==> 09-25: inputs <==
==> flow/design.v (excerpt) <==
module main(clk, rst, mem_rdata, mem_addr, mem_wdata, mem_we);
clock: 3.78 ns
lec_check: 0
cap_margin: 20
core_margin: 2
core_utilization: 72
cts_cluster_size: 57
place_density: 0.65
setup_slack_margin: 0.49
slew_margin: 20
run.sh (not shown) runs the stock make flow with config.mk's settings and CLKGATE_MAP_FILE=.
==> 08-04 (differences from 09-25) <==
--- a/flow/config.mk
+++ b/flow/config.mk
@@ -9,6 +9,3 @@
 export CORE_MARGIN = 2
-export CORE_UTILIZATION = 72
-export CTS_CLUSTER_SIZE = 57
-export PLACE_DENSITY = 0.65
-export SETUP_SLACK_MARGIN = 0.49
+export CORE_UTILIZATION = 40
 export SLEW_MARGIN = 20
==> flow/constraint.sdc (replaced) <==
create_clock -name core_clock -period 5.48 [get_ports {clk}]
set_input_delay 1.0960 -clock core_clock [delete_from_list [all_inputs] [get_ports {clk}]]
set_output_delay 1.0960 -clock core_clock [all_outputs]
set_load 0.01 [all_outputs]
==> 08-23 (differences from 09-25) <==
--- a/flow/config.mk
+++ b/flow/config.mk
@@ -7,8 +7,7 @@
 export LEC_CHECK = 0
+export ABC_AREA = 1
 export CAP_MARGIN = 20
 export CORE_MARGIN = 2
-export CORE_UTILIZATION = 72
-export CTS_CLUSTER_SIZE = 57
-export PLACE_DENSITY = 0.65
-export SETUP_SLACK_MARGIN = 0.49
+export CORE_UTILIZATION = 66
+export CTS_CLUSTER_SIZE = 99
 export SLEW_MARGIN = 20
==> flow/constraint.sdc (replaced) <==
create_clock -name core_clock -period 3.93 [get_ports {clk}]
set_input_delay 0.7860 -clock core_clock [delete_from_list [all_inputs] [get_ports {clk}]]
set_output_delay 0.7860 -clock core_clock [all_outputs]
set_load 0.01 [all_outputs]
==> 04-16 (differences from 09-25) <==
--- a/flow/config.mk
+++ b/flow/config.mk
@@ -7,8 +7,6 @@
 export LEC_CHECK = 0
+export ABC_AREA = 1
 export CAP_MARGIN = 20
 export CORE_MARGIN = 2
-export CORE_UTILIZATION = 72
-export CTS_CLUSTER_SIZE = 57
-export PLACE_DENSITY = 0.65
-export SETUP_SLACK_MARGIN = 0.49
+export CORE_UTILIZATION = 62
 export SLEW_MARGIN = 20
==> flow/constraint.sdc (replaced) <==
create_clock -name core_clock -period 3.92 [get_ports {clk}]
set_input_delay 0.7840 -clock core_clock [delete_from_list [all_inputs] [get_ports {clk}]]
set_output_delay 0.7840 -clock core_clock [all_outputs]
set_load 0.01 [all_outputs]
==> results <==
| item | 04-16 | 09-25 | 08-04 | 08-23 |
|---|---|---|---|---|
| Result of the run | complete, but fails checks | did not finish | timing/DRC/antenna clean | did not finish |
| Failing step | - | clock tree synthesis | - | global routing |
| Violated checks | negative setup slack | - | - | - |
| Multi-input combinational cell count | 1069 | - | 933 | - |
| Number of OpenROAD warnings | 52 | - | 54 | - |
| Total area of multi-input combinational cells | 0.00589 mm² | - | 0.00636 mm² | - |
| Yosys aoi share | 18.0% | 27.9% | 27.9% | 18.0% |
| Worst Reg2Reg Path Length in Cells | 36 | - | 19 | - |
| Share of cell area taken by flip-flops and latches | 22.0% | - | 23.6% | - |
| Std-Cell Core Area | 0.0146 mm² | 0.0127 mm² | 0.0233 mm² | 0.0138 mm² |
| Largest cell class by area | multi-input combinational cells | - | multi-input combinational cells | - |
| Fraction of power consumed by sequential logic | 30.3% | - | 34.1% | - |
| Post-synth net total | 1536 | 1248 | 1248 | 1536 |
| Slack of the critical path | -0.984 ns | - | 0.0573 ns | - |
| Routed length on met2 | 17900 µm | - | 16300 µm | - |
| Final weighted congestion of routability-driven global placement | 1.04 | 1.20 | 1.00 | 1.07 |
| Fraction of post-synthesis cell area in the top cell type by area | 29.6% | 29.2% | 29.2% | 29.6% |
| Inverters | 234 | - | 29 | - |
| Post-CTS Hold Fix Bufs | 0 | - | 0 | 0 |
| End of the worst register-to-register path | DUT.b2v_inst13.out[2] | - | DUT.b2v_inst2.R6.out[7] | - |
| Initial standard-cell utilization of the core | 63.6% | 74.2% | 40.4% | 67.1% |
| Slew at the pin with the worst max-slew slack | 1.15 ns | - | 1.07 ns | - |
| Logic power comb | 1.87 mW | - | 0.899 mW | - |
| Worst hold slack after final layout | 0.436 ns | - | 0.462 ns | - |

========
==> inputs of exp/amber <==
Starting RTL as in the previous note.
Settings: LEC_CHECK=0, CAP_MARGIN=0, CELL_PAD_IN_SITES_DETAIL_PLACEMENT=1, CELL_PAD_IN_SITES_GLOBAL_PLACEMENT=1, CORE_ASPECT_RATIO=1.72, CORE_MARGIN=7, CORE_UTILIZATION=47, CTS_CLUSTER_DIAMETER=197, CTS_CLUSTER_SIZE=82, GPL_ROUTABILITY_DRIVEN=0, MAX_ROUTING_LAYER=met4, PLACE_DENSITY_LB_ADDON=0.3, SETUP_SLACK_MARGIN=0.56, SLEW_MARGIN=40, TNS_END_PERCENT=45; clock period 6.74 ns.
==> exp/yarrow: changes against exp/amber <==
Settings changed: CAP_MARGIN 0 to 10, CELL_PAD_IN_SITES_DETAIL_PLACEMENT 1 to unset, CELL_PAD_IN_SITES_GLOBAL_PLACEMENT 1 to unset, CORE_ASPECT_RATIO 1.72 to unset, CORE_MARGIN 7 to 2, CORE_UTILIZATION 47 to 66, CTS_CLUSTER_DIAMETER 197 to 88, CTS_CLUSTER_SIZE 82 to unset, GPL_ROUTABILITY_DRIVEN 0 to unset, MAX_ROUTING_LAYER met4 to unset, PLACE_DENSITY_LB_ADDON 0.3 to unset, SETUP_SLACK_MARGIN 0.56 to unset, SLEW_MARGIN 40 to 20, TNS_END_PERCENT 45 to unset.
==> flow/constraint.sdc (replaced) <==
create_clock -name core_clock -period 4.54 [get_ports {clk}]
set_input_delay 0.9080 -clock core_clock [delete_from_list [all_inputs] [get_ports {clk}]]
set_output_delay 0.9080 -clock core_clock [all_outputs]
set_load 0.01 [all_outputs]
==> comparison <==
exp/yarrow ran to the end with violations: setup timing. exp/amber went through all stages and came out clean. Via count: exp/amber is smaller than exp/yarrow (17%). Wire length: exp/amber is smaller than exp/yarrow (7.5%). Of exp/amber and exp/yarrow, exp/yarrow has the higher power (gap about 40%, measured against exp/yarrow). In exp/yarrow the register-to-register slack is worse than in exp/amber, by 1500 ps. In synthesized area, exp/amber and exp/yarrow do not differ.
==> figures <==
item	exp/amber	exp/yarrow
Result of the run	timing/DRC/antenna clean	finished with violations
Violated checks	-	setup timing
Reg2reg start	DUT.b2v_inst20.out[14]	CTRL.current_state[9]
Biggest cell delay along the critical path	530 ps	640 ps
Power drawn by the combinational cells	0.641 mW	1.29 mW
Cells resized by post-CTS repair	19	67
Worst R2R Path Depth	18	21
Worst setup slack for register-to-register paths	1320 ps	-210 ps
Worst min-delay path startpoint	CTRL.current_state[12]	CTRL.current_state[3]
Largest net degree at the start of global routing	72	71
Comb pwr share	0.253	0.314
Overall via count from detail_route	10.11k	12.14k
Net switching share of the total power	0.3292	0.3480

========
==> inputs of run a <==
main again, from the RTL that the note above started with.
==> flow/config.mk <==
export PLATFORM = sky130hd
export DESIGN_NAME = main
export DESIGN_NICKNAME = main
export VERILOG_FILES = /design/flow/design.v
export SDC_FILE = /design/flow/constraint.sdc
export NUM_CORES = 4
export LEC_CHECK = 0
export CAP_MARGIN = 20
export CORE_MARGIN = 2
export CORE_UTILIZATION = 40
export CTS_CLUSTER_SIZE = 54
export SLEW_MARGIN = 5
==> flow/constraint.sdc <==
create_clock -name core_clock -period 5.5 [get_ports {clk}]
set_input_delay 1.1000 -clock core_clock [delete_from_list [all_inputs] [get_ports {clk}]]
set_output_delay 1.1000 -clock core_clock [all_outputs]
set_load 0.01 [all_outputs]
==> run b (differences from run a) <==
- CORE_UTILIZATION: 40 -> 58
- CTS_CLUSTER_SIZE: 54 -> unset
- SLEW_MARGIN: 5 -> 20
==> flow/constraint.sdc (replaced) <==
create_clock -name core_clock -period 2.89 [get_ports {clk}]
set_input_delay 0.5780 -clock core_clock [delete_from_list [all_inputs] [get_ports {clk}]]
set_output_delay 0.5780 -clock core_clock [all_outputs]
set_load 0.01 [all_outputs]
==> run c (differences from run a) <==
- ABC_AREA: unset -> 1
- CAP_MARGIN: 20 -> 30
- CELL_PAD_IN_SITES_DETAIL_PLACEMENT: unset -> 2
- CORE_ASPECT_RATIO: unset -> 1.19
- CORE_MARGIN: 2 -> 4
- CTS_CLUSTER_DIAMETER: unset -> 255
- CTS_CLUSTER_SIZE: 54 -> 27
- GPL_ROUTABILITY_DRIVEN: unset -> 1
- GPL_TIMING_DRIVEN: unset -> 0
- HOLD_SLACK_MARGIN: unset -> 0.28
- SETUP_SLACK_MARGIN: unset -> 1.48
- SLEW_MARGIN: 5 -> 0
==> notes <==
Of run b and run a, run b has the higher non-clock buffer count (gap 170). Of run b and run a, run a has the higher critical path depth (gap 3). Against run a, the hold slack of run b is better by 0.029 ns. Against run a, the sequential share of layout area of run b is lower by 2.8 points. Area after synthesis is the same in run b and run a. Run c aborted during clock tree synthesis. Run a completed with no timing, DRC or antenna violations. Run b finished but failed the layout checks on setup timing. Between run a and run b, the lower sequential power is in run a (gap 47%, measured against run b). Total power: run b is larger than run a (about 100%). Between run a and run b, the lower clock power is in run a (gap 42%, measured against run b). First-iteration DRC count: run b is larger than run a (56%).
==> figures <==
metric                                                                      run a                   run c                     run b
Weighted congestion at the end of routability-driven global placement       0.973                   0.967                      1.07
Pin count of the biggest net entering global routing                           63                       -                        71
Hold Worst Slack                                                         0.474 ns                       -                  0.503 ns
Fraction of area in clock buffers and inverters                             5.73%                       -                     4.49%
Final Cycle Share                                                           99.1%                       -                      172%
Combinational gate count                                                      933                       -                       933
Non-clock buffers, area share                                               13.2%                       -                     22.6%
Initial standard-cell utilization of the core                               40.4%                   40.8%                     59.2%
Outcome                                                  timing/DRC/antenna clean  stopped before the end  finished with violations
Stage where the flow stopped                                                    -    clock tree synthesis                         -
Violated checks                                                                 -                       -              setup timing
Log Warnings                                                                   55                       -                        58
XOR/XNOR share of the synthesized area                                     0.559%                  0.567%                    0.559%
Clock buffer instance count of the final layout                                17                       -                        17
Fraction of power consumed by the clock network                             39.6%                       -                     34.0%
Arrival time reported for the critical path endpoint                      4.35 ns                       -                   4.39 ns
Met3 usage in global routing                                                4.57%                       -                     9.61%
Wirelength per Cell                                                       21.3 um                       -                   23.2 um
Initial antenna violation count                                                 0                       -                         0
Sequential cell power                                                     1.08 mW                       -                   2.05 mW
Remaining design rule violation count                                           0                       -                         0
First-pass GRT wire length                                               54000 um                       -                  60500 um
No activity file was given, so power comes from the tool's default toggle rates.
